==> flow/design.v <==
module alu(
	output reg[16 - 1:0] 		data_out,
	output reg 						  		valid_out,
	output reg							  		cmd_out,
	input [16 - 1:0] 			data_in,
	input 							  			valid_in,
	input 							  			cmd_in,
	output reg 									 	amm_read,
	output reg[8 - 1:0] 		amm_address,
	input [8 - 1:0] 			amm_readdata,
	input 									 			amm_waitrequest,
	input[1:0] 							 			amm_response,
	input clk,
	input rst_n
	);
	localparam ST_READ_HEAD = 3'h0, ST_READ_PAYLOAD = 3'h1, ST_DECODE = 3'h2, ST_OP_CODE = 3'h3,
	           ST_ERROR = 3'h4, ST_SEND = 3'h5, ST_SEND2 = 3'h6;
	reg[7:0] date[63:0];
	reg      is_addr[63:0];
	reg[5:0] numar_val;
	reg[5:0] i;
	reg[3:0] operatie;
	reg[2:0] state;
	reg[11:0] rez;
	reg       err;
	wire[5:0] last = numar_val - 6'd1;
	wire[7:0] cur  = date[i];
	reg[11:0] rez_next;
	reg       op_err;
	always @(*) begin
		rez_next = rez;
		op_err   = 1'b0;
		case(operatie)
			4'd0: rez_next = rez + {4'h0, cur};
			4'd1: rez_next = (i == 6'd0) ? {4'h0, cur} : (rez & {4'h0, cur});
			4'd2: rez_next = rez | {4'h0, cur};
			4'd3: rez_next = rez ^ {4'h0, cur};
			4'd4: if(numar_val == 6'd1) rez_next = {4'h0, ~cur}; else op_err = 1'b1;
			4'd5: if(numar_val == 6'd1) rez_next = {4'h0, cur} + 12'd1; else op_err = 1'b1;
			4'd6: if(numar_val == 6'd1) rez_next = {4'h0, cur} - 12'd1; else op_err = 1'b1;
			4'd7: if(numar_val == 6'd1) rez_next = {4'h0, 8'd0 - cur}; else op_err = 1'b1;
			4'd8: if(numar_val == 6'd2) rez_next = {4'h0, date[0] >> date[1]}; else op_err = 1'b1;
			4'd9: if(numar_val == 6'd2) rez_next = {4'h0, date[0] << date[1]}; else op_err = 1'b1;
			default: op_err = 1'b1;
		endcase
	end
	always @(posedge clk) begin
		if(!rst_n) begin
			state     <= ST_READ_HEAD;
			valid_out <= 1'b0;
			cmd_out   <= 1'b0;
			data_out  <= 0;
			amm_read  <= 1'b0;
			amm_address <= 0;
			i         <= 0;
			numar_val <= 0;
			operatie  <= 0;
			rez       <= 0;
			err       <= 1'b0;
		end
		else begin
			case(state)
				ST_READ_HEAD: begin
					valid_out <= 1'b0;
					cmd_out   <= 1'b0;
					i         <= 0;
					err       <= 1'b0;
					if(valid_in && cmd_in) begin
						numar_val <= data_in[5:0];
						operatie  <= data_in[11:8];
						if(data_in[5:0] == 6'd0)
							state <= ST_ERROR;
						else
							state <= ST_READ_PAYLOAD;
					end
				end
				ST_READ_PAYLOAD: begin
					if(valid_in) begin
						date[i]    <= data_in[7:0];
						is_addr[i] <= data_in[8];
						i <= i + 6'd1;
						if(i == last) begin
							i     <= 0;
							state <= ST_DECODE;
						end
					end
				end
				ST_DECODE: begin  
					if(is_addr[i]) begin
						if(!amm_read) begin
							amm_read    <= 1'b1;
							amm_address <= cur;
						end
						else if(!amm_waitrequest) begin
							amm_read <= 1'b0;
							if(amm_response != 2'b00)
								state <= ST_ERROR;
							else begin
								date[i]    <= amm_readdata;
								is_addr[i] <= 1'b0;
								i <= i + 6'd1;
								if(i == last) begin
									i     <= 0;
									rez   <= 0;
									state <= ST_OP_CODE;
								end
							end
						end
					end
					else begin
						i <= i + 6'd1;
						if(i == last) begin
							i     <= 0;
							rez   <= 0;
							state <= ST_OP_CODE;
						end
					end
				end
				ST_OP_CODE: begin  
					rez <= rez_next;
					i   <= i + 6'd1;
					if(op_err)
						state <= ST_ERROR;
					else if(i == last)
						state <= ST_SEND;
				end
				ST_ERROR: begin
					rez   <= 12'hbad;
					err   <= 1'b1;
					state <= ST_SEND;
				end
				ST_SEND: begin
					data_out  <= {11'h0, err, operatie};
					valid_out <= 1'b1;
					cmd_out   <= 1'b1;
					state     <= ST_SEND2;
				end
				ST_SEND2: begin
					data_out <= {4'h0, rez};
					cmd_out  <= 1'b0;
					state    <= ST_READ_HEAD;
				end
				default: state <= ST_READ_HEAD;
			endcase
		end
	end
endmodule
Settings: LEC_CHECK=0, CAP_MARGIN=40, CORE_MARGIN=9, CORE_UTILIZATION=72, CTS_CLUSTER_DIAMETER=363, GPL_TIMING_DRIVEN=1, HOLD_SLACK_MARGIN=0.3, MAX_ROUTING_LAYER=met4, PLACE_DENSITY=0.64, SETUP_SLACK_MARGIN=-0.32, SLEW_MARGIN=25; clock period 4.17 ns.
run.sh (not shown) runs the stock make flow with config.mk's settings and CLKGATE_MAP_FILE=.
The starting point finished but fails on setup timing.
Rerun with:
CAP_MARGIN = 20   (was 40)
CORE_MARGIN = 2   (was 9)
CORE_UTILIZATION = 38   (was 72)
CTS_CLUSTER_DIAMETER = default   (was 363)
GPL_TIMING_DRIVEN = default   (was 1)
HOLD_SLACK_MARGIN = default   (was 0.3)
MAX_ROUTING_LAYER = default   (was met4)
PLACE_DENSITY = default   (was 0.64)
SETUP_SLACK_MARGIN = default   (was -0.32)
SLEW_MARGIN = 20   (was 25)
clock period = 6.21 ns   (was 4.17 ns; I/O delays follow)
After rerunning: Now the flow completed without violations. Clock power came out lower by 36%. Total power came out lower by 35%. Fmax came out lower by about 13%.
Rerun with:
CORE_UTILIZATION = 72   (was 38)
CTS_CLUSTER_DIAMETER = 399   (was default)
CTS_CLUSTER_SIZE = 100   (was default)
clock period = 3.08 ns   (was 6.21 ns; I/O delays follow)
This time the run died in global routing (5_1_grt) with ODB-0269.
Area after synthesis does not change.
Synthesized cell count stays the same.
Die size shrinks by well over a third.
Rerun with:
CTS_CLUSTER_DIAMETER = default   (was 399)
CTS_CLUSTER_SIZE = 37   (was 100)
clock period = 4.01 ns   (was 3.08 ns; I/O delays follow)
What happened: This time the run finished but failed the layout checks on setup timing. Synthesized area stays the same. Synthesized cell count does not change. Die size stays the same.

---

== run 1 ==
RTL: the design.v shown in full above, as it stands there.
make LEC_CHECK=0 CAP_MARGIN=20 CORE_MARGIN=2 CORE_UTILIZATION=70 CTS_CLUSTER_DIAMETER=28 CTS_CLUSTER_SIZE=31 SETUP_SLACK_MARGIN=0.9 SLEW_MARGIN=20 finish   # period 3.42 ns
Status: run 1 FAILED at 5_1_grt (tool error)
### run 1 -> run 2
Settings: removing CTS_CLUSTER_SIZE (formerly 31); removing CTS_CLUSTER_DIAMETER (formerly 28); setting ABC_AREA to 1 for the first time; changing CORE_UTILIZATION from 70 to 57; removing SETUP_SLACK_MARGIN (formerly 0.9); changing the clock period (ns, I/O delays scaled along) from 3.42 to 2.7.
Notes after the runs:
- What the final checks of run 2 revealed, after a flow that finished every stage, was a layout that fails on negative setup slack.
- Synthesized area went up by a few percent going from run 1 to run 2.
- Between run 1 and run 2, the proportion of synthesized area in mux cells is higher for run 1.
- Of run 1 and run 2, run 2 shows the higher floorplan die height, with run 1 below it.
- Relative to run 1, total CTS buffers has decreased by 42% in run 2.
For run 3, these inputs were changed with respect to run 2:
Settings: CORE_UTILIZATION now 72, was 57; CTS_CLUSTER_DIAMETER now 25, previously not set; CTS_CLUSTER_SIZE now 37, previously not set; PLACE_DENSITY now 0.37, previously not set; ABC_AREA no longer set, was 1; the clock period (ns, I/O delays scaled along) now 3.79, was 2.7.
==> results <==
Run 3 did not run to completion, as it errored out during 5_1_grt.
Sort run 3 and run 2 by share of cell area taken by muxes after synthesis desc -> top: run 3
Between run 2 and run 3, the flow reports placer congestion estimate increasing by a few percent.
Run 3 — core utilization before placement 16 points higher, run 2 as reference
Comparing synthesized area for run 3 and run 2, the smaller number came from run 3.
The total die size number comes out higher for run 2 vs run 3.
Against run 2, core footprint in run 3 fell by more than 10%.
CTS buffer count, run 3 and run 2, higher one = run 3.
[compare] base=run 2 new=run 3: xor-xnor portion of the synthesized cell area has increased, count of buffers added by post-CTS timing repair for setup increased by 20 relative to the old numbers.
The gate count after technology mapping number comes out higher for run 2 vs run 3.
Inputs modified between run 3 and run 4:
Settings: CTS_CLUSTER_SIZE no longer set, was 37; TNS_END_PERCENT now 5, previously not set; CTS_CLUSTER_DIAMETER no longer set, was 25; CORE_UTILIZATION now 69, was 72; SETUP_SLACK_MARGIN now 0.62, previously not set; PLACE_DENSITY no longer set, was 0.37; ABC_AREA now 1, previously not set; the clock period (ns, I/O delays scaled along) now 2.74, was 3.79.
### Flow results
- The layout from run 4, despite a flow that completed every stage, fails the layout checks, with the failing checks listed as negative setup slack.
- Between run 4 and run 3, the maximum number of buffers from clock root to sink does not differ in any meaningful way.
- Min and-or/or-and share of the synthesized area across run 4 and run 3: run 4
- Area of the die: lower on run 3
- Run 4: number of setup buffers added after CTS 12 below run 3
- Compared with run 3, yosys stat chip area in run 4 increased by a few percent.

---

== run A ==
Starts from the design.v that is shown in full above.
export LEC_CHECK = 0
export CAP_MARGIN = 20
export CELL_PAD_IN_SITES_DETAIL_PLACEMENT = 2
export CORE_ASPECT_RATIO = 0.62
export CORE_MARGIN = 5
export CORE_UTILIZATION = 40
export CTS_CLUSTER_SIZE = 47
export MAX_ROUTING_LAYER = met5
export SLEW_MARGIN = 40
export TNS_END_PERCENT = 35
create_clock -name core_clock -period 5.0 [get_ports {clk}]
Here is what was changed in the inputs of run B compared with run A.
Settings: a change of CORE_MARGIN from 5 to 2; a change of CORE_UTILIZATION from 40 to 67; a change of SLEW_MARGIN from 40 to 20; a deleted MAX_ROUTING_LAYER that had been met5; a deleted CORE_ASPECT_RATIO that had been 0.62; a change of CTS_CLUSTER_SIZE from 47 to 95; a deleted CELL_PAD_IN_SITES_DETAIL_PLACEMENT that had been 2; a deleted TNS_END_PERCENT that had been 35; a change of the clock period (ns, I/O delays scaled along) from 5.0 to 6.21.
[summary]
Run B against run A: share of cell area taken by flip-flops and latches shows an increase of 2.1 points; utilization after layout up 29 points; final area lost about 3.5%; total area of multi-input combinational cells went down 120 um2.
The setup slack of run B exceeds that of run A by 600 ps.
No run among run A and run B stopped early or left any final violation; all are clean.
Compared with run A, in run B final wirelength fell by 28%; detail-routed net length per standard cell fell by 14%; met2 wirelength from detailed routing fell by 25%.
The higher global routing usage summed across all routing layers of run A and run B is in run B.
## Diff of input files: run C against run B
Settings: CORE_UTILIZATION: 67 -> 66; CTS_CLUSTER_SIZE: 95 -> unset; SETUP_SLACK_MARGIN: unset -> 0.9; the clock period (ns, I/O delays scaled along): 6.21 -> 3.42.
Run C ran in full, but the layout does not pass; the checks complain about negative setup slack.
Of the two values seen for worst setup path endpoint, date[50][7] was produced by run B and rez[6] by run C.
Portion of total power attributed to combinational logic (lower): run B
Run B → run C: non-clock buffer count higher; post-route non-filler standard cell count higher; worst hold slack lower; total number of vias higher; final period demand of the worst path lower.
Input changes introduced in run D (baseline for comparison: run C):
Settings: CORE_UTILIZATION changed from 66 to 40; SETUP_SLACK_MARGIN removed (was 0.9); the clock period (ns, I/O delays scaled along) changed from 3.42 to 3.89.
==> comparison <==
- Nothing crashed in run D and all stages finished; the problem is that the final layout failed, the offending checks being negative setup slack.
- Compared with run C, in run D area enclosed by the die boundary shows an increase of 0.028 mm2; number of well-tap cells placed went up 392; hold slack +9.0 ps.
- Diff run C..run D | total cells reported by yosys after synthesis | unchanged
- Run D vs. run C: sequential power fell by 12%, yosys-reported design area after synthesis was more or less identical, all-layer global routing usage shrank by 16 points.
- Power after layout in run D is 11% below run C.

---

RTL: the design.v shown in full above, as it stands there.
Settings: LEC_CHECK=0, ABC_AREA=1, CAP_MARGIN=20, CORE_MARGIN=2, CORE_UTILIZATION=69, SLEW_MARGIN=20; clock period 2.74 ns.
The first run finished but failed the layout checks on negative setup slack.
Edit:
ABC_AREA = unset   (was 1)
CORE_UTILIZATION = 40   (was 69)
GPL_ROUTABILITY_DRIVEN = 0   (was unset)
MAX_ROUTING_LAYER = met4   (was unset)
clock period = 5.0 ns   (was 2.74 ns; I/O delays follow)
Outcome: This time the run completed without violations; final area is lower by a few percent; core utilization went down by 37 points; clock skew hardly moves; power drops by well over a third; sequential share of layout area goes up by 2.8 points; routed wire length drops by a few percent; setup slack gains 1200 ps; worst hold slack improved by 33 ps; die size rises by well over a third.
Edit:
GPL_ROUTABILITY_DRIVEN = unset   (was 0)
MAX_ROUTING_LAYER = unset   (was met4)
SETUP_SLACK_MARGIN = 0.44   (was unset)
clock period = 4.78 ns   (was 5.0 ns; I/O delays follow)
What happened:
- worst setup slack gains 31 ps
- wire length climbs by 0.66%
- clock-buffer cell count came out higher by 12
- critical path depth came out lower by 5
- maximum frequency goes up by 5.8%
Edit:
CELL_PAD_IN_SITES_DETAIL_PLACEMENT = 1   (was unset)
CTS_CLUSTER_SIZE = 47   (was unset)
SETUP_SLACK_MARGIN = unset   (was 0.44)
SLEW_MARGIN = 40   (was 20)
clock period = 5.0 ns   (was 4.78 ns; I/O delays follow)
The new run completed with no timing, DRC or antenna violations.
Clock-buffer cell count went down by 15.
Worst setup slack degrades by 330 ps.
Non-clock buffer count went up by 36.
Global-route usage went up by 2.2 points.
Cell area went up by 0.90%.
First-iteration DRC count went down by 2.8%.

---

## maple
// alu: RTL as listed in full above, without the edits since
make LEC_CHECK=0 CAP_MARGIN=15 CORE_MARGIN=2 CORE_UTILIZATION=70 CTS_CLUSTER_DIAMETER=28 SETUP_SLACK_MARGIN=0.9 SLEW_MARGIN=20 finish   # period 3.42 ns
The log for maple ends in clock tree synthesis with error DPL-0033, so the run never completed.
Setup changes, maple to birch
Settings: clearing SETUP_SLACK_MARGIN, which used to be 0.9; swapping 70 for 66 in CORE_UTILIZATION; swapping 15 for 20 in CAP_MARGIN; clearing CTS_CLUSTER_DIAMETER, which used to be 28; swapping 3.42 for 2.66 in the clock period (ns, I/O delays scaled along).
==> comparison <==
Layout checks on birch: not met. Flow itself completed; violations: setup timing. Between birch and maple, final weighted congestion of routability-driven global placement is higher for maple, birch comes in under that. For die size, dividing the value from maple by the value from birch gives 0.944. Between birch and maple, it is birch whose final HPWL from detailed placement is higher, by about 3.6%. Placed standard-cell area, birch vs maple: up slightly. Looking at site row count, birch sits 3 above maple.

---

Starts from the design.v that is shown in full above.
export LEC_CHECK = 0
export CAP_MARGIN = 40
export CORE_MARGIN = 9
export CORE_UTILIZATION = 68
export CTS_CLUSTER_DIAMETER = 363
export GPL_TIMING_DRIVEN = 1
export MAX_ROUTING_LAYER = met4
export SETUP_SLACK_MARGIN = -0.32
export SLEW_MARGIN = 25
create_clock -name core_clock -period 4.17 [get_ports {clk}]
The baseline completed, yet does not pass: setup timing.
Change:
==> flow/config.mk (replaced) <==
export PLATFORM = sky130hd
export DESIGN_NAME = alu
export DESIGN_NICKNAME = alu
export VERILOG_FILES = /design/flow/design.v
export SDC_FILE = /design/flow/constraint.sdc
export NUM_CORES = 4
export LEC_CHECK = 0
export CAP_MARGIN = 10
export CORE_MARGIN = 2
export CORE_UTILIZATION = 69
export CTS_CLUSTER_DIAMETER = 27
export GPL_TIMING_DRIVEN = 1
export MAX_ROUTING_LAYER = met4
export SETUP_SLACK_MARGIN = 0.62
export SLEW_MARGIN = 25
==> flow/constraint.sdc (replaced) <==
create_clock -name core_clock -period 3.14 [get_ports {clk}]
set_input_delay 0.6280 -clock core_clock [delete_from_list [all_inputs] [get_ports {clk}]]
set_output_delay 0.6280 -clock core_clock [all_outputs]
set_load 0.01 [all_outputs]
After rerunning: Now the flow stopped in global routing with GRT-0232. Synthesized cell count does not change. Area after synthesis stays the same. Die area goes down by 14%.
Change:
--- a/flow/config.mk
+++ b/flow/config.mk
@@ -6,8 +6,8 @@
 export NUM_CORES = 4
 export LEC_CHECK = 0
-export CAP_MARGIN = 10
-export CORE_MARGIN = 2
-export CORE_UTILIZATION = 69
-export CTS_CLUSTER_DIAMETER = 27
+export CAP_MARGIN = 20
+export CORE_MARGIN = 9
+export CORE_UTILIZATION = 28
+export CTS_CLUSTER_DIAMETER = 306
 export GPL_TIMING_DRIVEN = 1
 export MAX_ROUTING_LAYER = met4
==> flow/constraint.sdc (replaced) <==
create_clock -name core_clock -period 4.99 [get_ports {clk}]
set_input_delay 0.9980 -clock core_clock [delete_from_list [all_inputs] [get_ports {clk}]]
set_output_delay 0.9980 -clock core_clock [all_outputs]
set_load 0.01 [all_outputs]
With this change the flow passed the timing, DRC and antenna checks.
Die area rises to 2.6 times its value.
Synthesized cell count stays the same.
Area after synthesis stays the same.
Change:
--- a/flow/config.mk
+++ b/flow/config.mk
@@ -7,6 +7,6 @@
 export LEC_CHECK = 0
 export CAP_MARGIN = 20
-export CORE_MARGIN = 9
-export CORE_UTILIZATION = 28
+export CORE_MARGIN = 2
+export CORE_UTILIZATION = 66
 export CTS_CLUSTER_DIAMETER = 306
 export GPL_TIMING_DRIVEN = 1
==> flow/constraint.sdc (replaced) <==
create_clock -name core_clock -period 3.09 [get_ports {clk}]
set_input_delay 0.6180 -clock core_clock [delete_from_list [all_inputs] [get_ports {clk}]]
set_output_delay 0.6180 -clock core_clock [all_outputs]
set_load 0.01 [all_outputs]
=>
- This time the run completed, yet does not pass: setup timing
- clock-buffer cell count falls by 4
- total power is higher by well over a third
- setup slack gets worse by 1.6 ns
- clock skew came out higher by 0.0049 ns
- cell area grows by a few percent
- cell count went down by about a fifth
- wire length is higher by about a fifth
- hold slack stays flat
- sequential share of layout area went down by 2.1 points
Change:
--- a/flow/config.mk
+++ b/flow/config.mk
@@ -7,9 +7,9 @@
 export LEC_CHECK = 0
 export CAP_MARGIN = 20
-export CORE_MARGIN = 2
-export CORE_UTILIZATION = 66
+export CORE_MARGIN = 9
+export CORE_UTILIZATION = 70
 export CTS_CLUSTER_DIAMETER = 306
 export GPL_TIMING_DRIVEN = 1
 export MAX_ROUTING_LAYER = met4
-export SETUP_SLACK_MARGIN = 0.62
+export SETUP_SLACK_MARGIN = -0.32
 export SLEW_MARGIN = 25
==> flow/constraint.sdc (replaced) <==
create_clock -name core_clock -period 4.37 [get_ports {clk}]
set_input_delay 0.8740 -clock core_clock [delete_from_list [all_inputs] [get_ports {clk}]]
set_output_delay 0.8740 -clock core_clock [all_outputs]
set_load 0.01 [all_outputs]
=> The new run completed, yet does not pass: setup timing; synthesized area is unchanged; cell area decreases by 7.8%; register-to-register slack gains 0.73 ns; fmax falls by 12%; routed wire length shrinks by 9.1%; global-route usage decreases by 7.1 points; utilization goes down by 1.0 points; clock skew decreases by 0.013 ns; critical path depth went up by 4.
Change:
==> flow/config.mk (replaced) <==
export PLATFORM = sky130hd
export DESIGN_NAME = alu
export DESIGN_NICKNAME = alu
export VERILOG_FILES = /design/flow/design.v
export SDC_FILE = /design/flow/constraint.sdc
export NUM_CORES = 4
export LEC_CHECK = 0
export CAP_MARGIN = 20
export CORE_MARGIN = 2
export CORE_UTILIZATION = 40
export SLEW_MARGIN = 20
==> flow/constraint.sdc (replaced) <==
create_clock -name core_clock -period 4.78 [get_ports {clk}]
set_input_delay 0.9560 -clock core_clock [delete_from_list [all_inputs] [get_ports {clk}]]
set_output_delay 0.9560 -clock core_clock [all_outputs]
set_load 0.01 [all_outputs]
After rerunning: This time the run passed the timing, DRC and antenna checks. Power drops by 3.7%. Synthesized cell count stays the same. Register-to-register slack is better by 0.36 ns. Hold slack is better by 0.0081 ns. Die area climbs by 52%. Core utilization drops by 34 points. Design area climbs by 3.0%. Wire length drops by 6.4%. Via count drops by 7.3%. Clock skew climbs by 0.0047 ns. Cell count climbs by 18%.
Power figures rest on the tool's default switching activity, not on a simulated workload.
